== Q ==
==> flow/design.v (excerpt) <==
module chip_to_symbol 
(
input logic         i_clk,
input logic         i_rst_n,
input logic         i_stream,
input logic         i_stream_valid,
output logic [3:0]  o_symbol,
output logic        o_symbol_valid       
);
logic [4:0] r_bit_counter;
logic [31:0] r_received_chip;
logic [5:0] s_ones_counter[15:0];
logic	[31:0]	chip_values [15:0];  
initial 
begin
	chip_values[0] 		=  32'b11011001110000110101001000101110;
	chip_values[8] 		=  32'b11101101100111000011010100100010;
	chip_values[4] 		=  32'b00101110110110011100001101010010;
	chip_values[12] 	=  32'b00100010111011011001110000110101;
	chip_values[2] 		=  32'b01010010001011101101100111000011;
	chip_values[10] 	=  32'b00110101001000101110110110011100;
	chip_values[6] 		=  32'b11000011010100100010111011011001;
	chip_values[14] 	=  32'b10011100001101010010001011101101;
	chip_values[1] 		=  32'b10001100100101100000011101111011;
  ...
Size: ~100 flip-flops, about 9 I/O pins, ~23000 sq um of cells after synthesis.
clock: 4.22 ns
lec_check: 0
abc_area: 1
cap_margin: 20
core_margin: 2
core_utilization: 72
cts_cluster_diameter: 400
cts_cluster_size: 96
gpl_routability_driven: 0
place_density: 0.83
setup_slack_margin: 1.04
slew_margin: 20
tns_end_percent: 10
run.sh (not shown) runs the stock make flow with config.mk's settings and CLKGATE_MAP_FILE=.
Completing all stages was not enough for Q: its layout failed the final checks because of setup timing.
For R, these inputs were changed with respect to Q:
Settings: CORE_UTILIZATION now 16, was 72; CTS_CLUSTER_SIZE no longer set, was 96; PLACE_DENSITY no longer set, was 0.83; TNS_END_PERCENT no longer set, was 10; CTS_CLUSTER_DIAMETER no longer set, was 400; SETUP_SLACK_MARGIN no longer set, was 1.04; GPL_ROUTABILITY_DRIVEN no longer set, was 0; ABC_AREA no longer set, was 1; the clock period (ns, I/O delays scaled along) now 7.27, was 4.22.
### Flow results
- R: PASS, flow complete, no timing, DRC or antenna violations
- Per the comparison of R with Q, number of DRC markers in iteration 0 fell by 950, count of filler cells inserted in the layout rose by 14700.
- [diff] worst hold slack, R relative to Q: improvement


## sierra
Starting RTL as in the previous note.
## chip_to_symbol
module chip_to_symbol 
(
input logic         i_clk,
input logic         i_rst_n,
input logic         i_stream,
input logic         i_stream_valid,
output logic [3:0]  o_symbol,
output logic        o_symbol_valid       
);
logic [4:0] r_bit_counter;
logic [31:0] r_received_chip;
logic [5:0] s_ones_counter[15:0];
logic	[31:0]	chip_values [15:0];  
initial 
begin
	chip_values[0] 		=  32'b11011001110000110101001000101110;
	chip_values[8] 		=  32'b11101101100111000011010100100010;
	chip_values[4] 		=  32'b00101110110110011100001101010010;
	chip_values[12] 	=  32'b00100010111011011001110000110101;
	chip_values[2] 		=  32'b01010010001011101101100111000011;
	chip_values[10] 	=  32'b00110101001000101110110110011100;
	chip_values[6] 		=  32'b11000011010100100010111011011001;
	chip_values[14] 	=  32'b10011100001101010010001011101101;
	chip_values[1] 		=  32'b10001100100101100000011101111011;
  ...
make LEC_CHECK=0 ABC_AREA=1 CAP_MARGIN=15 CELL_PAD_IN_SITES_DETAIL_PLACEMENT=0 CELL_PAD_IN_SITES_GLOBAL_PLACEMENT=0 CORE_MARGIN=2 CORE_UTILIZATION=72 CTS_CLUSTER_SIZE=73 GPL_TIMING_DRIVEN=1 HOLD_SLACK_MARGIN=-0.08 PLACE_DENSITY=0.63 SLEW_MARGIN=5 finish   # period 4.09 ns
In sierra the implementation ran to completion but is not tape-out ready, as the final checks report setup timing.
--- input diff sierra..fjord ---
Settings: a change of CTS_CLUSTER_SIZE from 73 to 22; an added PLACE_DENSITY_LB_ADDON of 0.29; an added CTS_CLUSTER_DIAMETER of 45; a deleted PLACE_DENSITY that had been 0.63; a change of CAP_MARGIN from 15 to 20; an added SETUP_SLACK_MARGIN of -0.13; a deleted HOLD_SLACK_MARGIN that had been -0.08; a change of SLEW_MARGIN from 5 to 35; a change of the clock period (ns, I/O delays scaled along) from 4.09 to 4.05.
--- outcome ---
As the logs show, fjord stopped at global routing after a tool error, so it never reached the end of the flow.
Total die area came out exactly the same in fjord and sierra.
Of fjord and sierra, it is fjord that has the higher number of buffers inserted by post-CTS setup repair.
From sierra to fjord, total standard cell area after synthesis did not move at all.
Between fjord and sierra, the per-instance average area after synthesis figures differ only marginally.
Taking sierra over fjord, the number of gates resized after CTS ratio works out to 0.52.
sierra -> fjord: xor/xnor cell area share of the yosys netlist flat
For amber, these inputs were changed with respect to fjord:
Settings: changing PLACE_DENSITY_LB_ADDON from 0.29 to 0.01; setting HOLD_SLACK_MARGIN to 0.29 for the first time; changing SETUP_SLACK_MARGIN from -0.13 to 0.56; changing CTS_CLUSTER_DIAMETER from 45 to 366; changing ABC_AREA from 1 to 0; changing the clock period (ns, I/O delays scaled along) from 4.05 to 4.49.
Results
Summary: with fjord as the reference, width of the chip in amber moved up by a few percent.
Across fjord and amber, no clean finish was achieved.
FAIL fjord @ global routing: tool exited with error
No final results exist for amber, since it was stopped by error GRT-0232 during global routing.
Looking at initial standard-cell utilization of the core, amber sits below fjord.
When the final numbers for amber and fjord were put side by side, the fraction of the mapped netlist area in adder cells turned out to be greater in fjord.
NOTE yosys stat chip area fjord->amber increased by a few percent
Instance tally after logic synthesis was lower in the run labelled amber.
Cmp amber and fjord / area fraction in and, or, nand and nor cells / lower: amber
Comparing amber with fjord, the number of flip-flops and latches in the synthesized netlist came out essentially unchanged.
Summary: cell area after synthesis, amber worse than fjord
Modified inputs, ember compared to amber
Settings: SETUP_SLACK_MARGIN: 0.56 -> unset; CTS_CLUSTER_SIZE: 22 -> 94; HOLD_SLACK_MARGIN: 0.29 -> unset; TNS_END_PERCENT: unset -> 20; CORE_ASPECT_RATIO: unset -> 1.37; CTS_CLUSTER_DIAMETER: 366 -> 245; CORE_UTILIZATION: 72 -> 49; PLACE_DENSITY_LB_ADDON: 0.01 -> unset; PLACE_DENSITY: unset -> 0.5.
--- outcome ---
For HPWL after detailed placement, dividing the value from ember by the value from amber gives 1.11.
[flow] ember | stages: complete | final checks: fail | reason: setup timing
For area after synthesis, ember and amber come out practically identical.
From amber to ember the numbers moved as follows: number of distinct library cell variants in the gate-level netlist after synthesis has remained practically unchanged, yosys stat cell total roughly the same, number of gates given a new drive strength after cts now smaller, post-synthesis net count did not really move, number of buffers inserted for hold repair after clock tree synthesis about even.
Cmp amber and ember / die width / lower: amber
Summary of ember over amber: number of cells after detailed placement rose by 236, number of H-tree branching levels stayed essentially flat.
Edits applied to the flow inputs when going from ember to nickel:
Settings: removing ABC_AREA (formerly 0); removing CORE_ASPECT_RATIO (formerly 1.37); changing CORE_UTILIZATION from 49 to 70; removing TNS_END_PERCENT (formerly 20); changing CTS_CLUSTER_DIAMETER from 245 to 353; removing GPL_TIMING_DRIVEN (formerly 1); changing SLEW_MARGIN from 35 to 20; removing CTS_CLUSTER_SIZE (formerly 94); setting HOLD_SLACK_MARGIN to -0.09 for the first time; removing PLACE_DENSITY (formerly 0.5); removing CELL_PAD_IN_SITES_DETAIL_PLACEMENT (formerly 0); removing CELL_PAD_IN_SITES_GLOBAL_PLACEMENT (formerly 0).
==> results <==
- nickel finished all stages; however, its layout fails the closing checks, the failures being setup timing.
- Compared with ember, nickel shows a worst hold margin that is 87 ps higher.
- Detailed-route wire length: lower on nickel
- The beginning of the critical path comes out s_ones_counter[5][5]$_DFFE_PN0P_ in one run and s_ones_counter[8][0]$_DFFE_PN0P_ in the other, namely in ember and nickel respectively.
- ember → nickel: final max-slew violation count about even; area after synthesis essentially unchanged; critical-path maximum fanout up 1; post-layout worst setup margin shows a reduction of 78 ps; fmax lower.
Relative to nickel, the following input files were edited for indigo:
Settings: clearing HOLD_SLACK_MARGIN, which used to be -0.09; swapping 70 for 40 in CORE_UTILIZATION; clearing CTS_CLUSTER_DIAMETER, which used to be 353; swapping 4.49 for 10.0 in the clock period (ns, I/O delays scaled along).
==> comparison <==
Between indigo and nickel, the buffer share of cell area is higher for nickel.
Changes observed in indigo relative to nickel: global-route wire length before repair shows a reduction of 1.6%; count of clock-buffer cells in the layout shows an increase of 1.
nickel -> indigo: sum of routed wire segments on met1 increased by more than 10%
Initial cell density of the core: indigo < nickel
Launching instance or port of the critical path = s_ones_counter[1][5]$_DFFE_PN0P_: indigo; launching instance or port of the critical path = s_ones_counter[8][0]$_DFFE_PN0P_: nickel
Total of cells resized after clock tree synthesis came out lower on indigo than on nickel.
indigo was carried through to the last stage, and its layout satisfied the timing, DRC and antenna checks.
| nickel | all stages done | FAIL | setup timing |


the previous run:
Starting RTL as in the previous note.
==> flow/config.mk <==
export PLATFORM = sky130hd
export DESIGN_NAME = chip_to_symbol
export DESIGN_NICKNAME = chip_to_symbol
export VERILOG_FILES = /design/flow/design.v
export SDC_FILE = /design/flow/constraint.sdc
export NUM_CORES = 4
export LEC_CHECK = 0
export ABC_AREA = 0
export CAP_MARGIN = 10
export CELL_PAD_IN_SITES_DETAIL_PLACEMENT = 0
export CELL_PAD_IN_SITES_GLOBAL_PLACEMENT = 0
export CORE_ASPECT_RATIO = 1.37
export CORE_MARGIN = 2
export CORE_UTILIZATION = 55
export CTS_CLUSTER_DIAMETER = 245
export CTS_CLUSTER_SIZE = 94
export GPL_TIMING_DRIVEN = 1
export PLACE_DENSITY = 0.4
export SLEW_MARGIN = 35
export TNS_END_PERCENT = 20
==> flow/constraint.sdc <==
create_clock -name core_clock -period 4.49 [get_ports {i_clk}]
set_input_delay 0.8980 -clock core_clock [delete_from_list [all_inputs] [get_ports {i_clk}]]
set_output_delay 0.8980 -clock core_clock [all_outputs]
set_load 0.01 [all_outputs]
Final checks on the previous run, whose flow otherwise completed, came back failing, citing negative setup slack.
Input-level comparison between the current run and the previous run:
- removing PLACE_DENSITY (formerly 0.4)
- removing GPL_TIMING_DRIVEN (formerly 1)
- removing CELL_PAD_IN_SITES_GLOBAL_PLACEMENT (formerly 0)
- changing CORE_UTILIZATION from 55 to 21
- removing ABC_AREA (formerly 0)
- removing CTS_CLUSTER_SIZE (formerly 94)
- changing SLEW_MARGIN from 35 to 20
- removing TNS_END_PERCENT (formerly 20)
- changing CAP_MARGIN from 10 to 20
- removing CORE_ASPECT_RATIO (formerly 1.37)
- removing CTS_CLUSTER_DIAMETER (formerly 245)
- removing CELL_PAD_IN_SITES_DETAIL_PLACEMENT (formerly 0)
- changing the clock period (ns, I/O delays scaled along) from 4.49 to 15.6
==> results <==
- Comparing register-to-register path setup slack for the current run and the previous run, the smaller number came from the previous run.
- The current run completed end to end with timing, DRC and antenna clean.
- The current run: placed instance area lower than the previous run
- The pin slew with the least headroom to its limit in the current run sits 300 ps above the value recorded for the previous run.
- Going from the previous run to the current run, depth of the most critical reg-to-reg path rose by 2; routed wire length decreased 6.9%.
- In the current run, the routed length on met3 came out 7.5% below the value in the previous run.
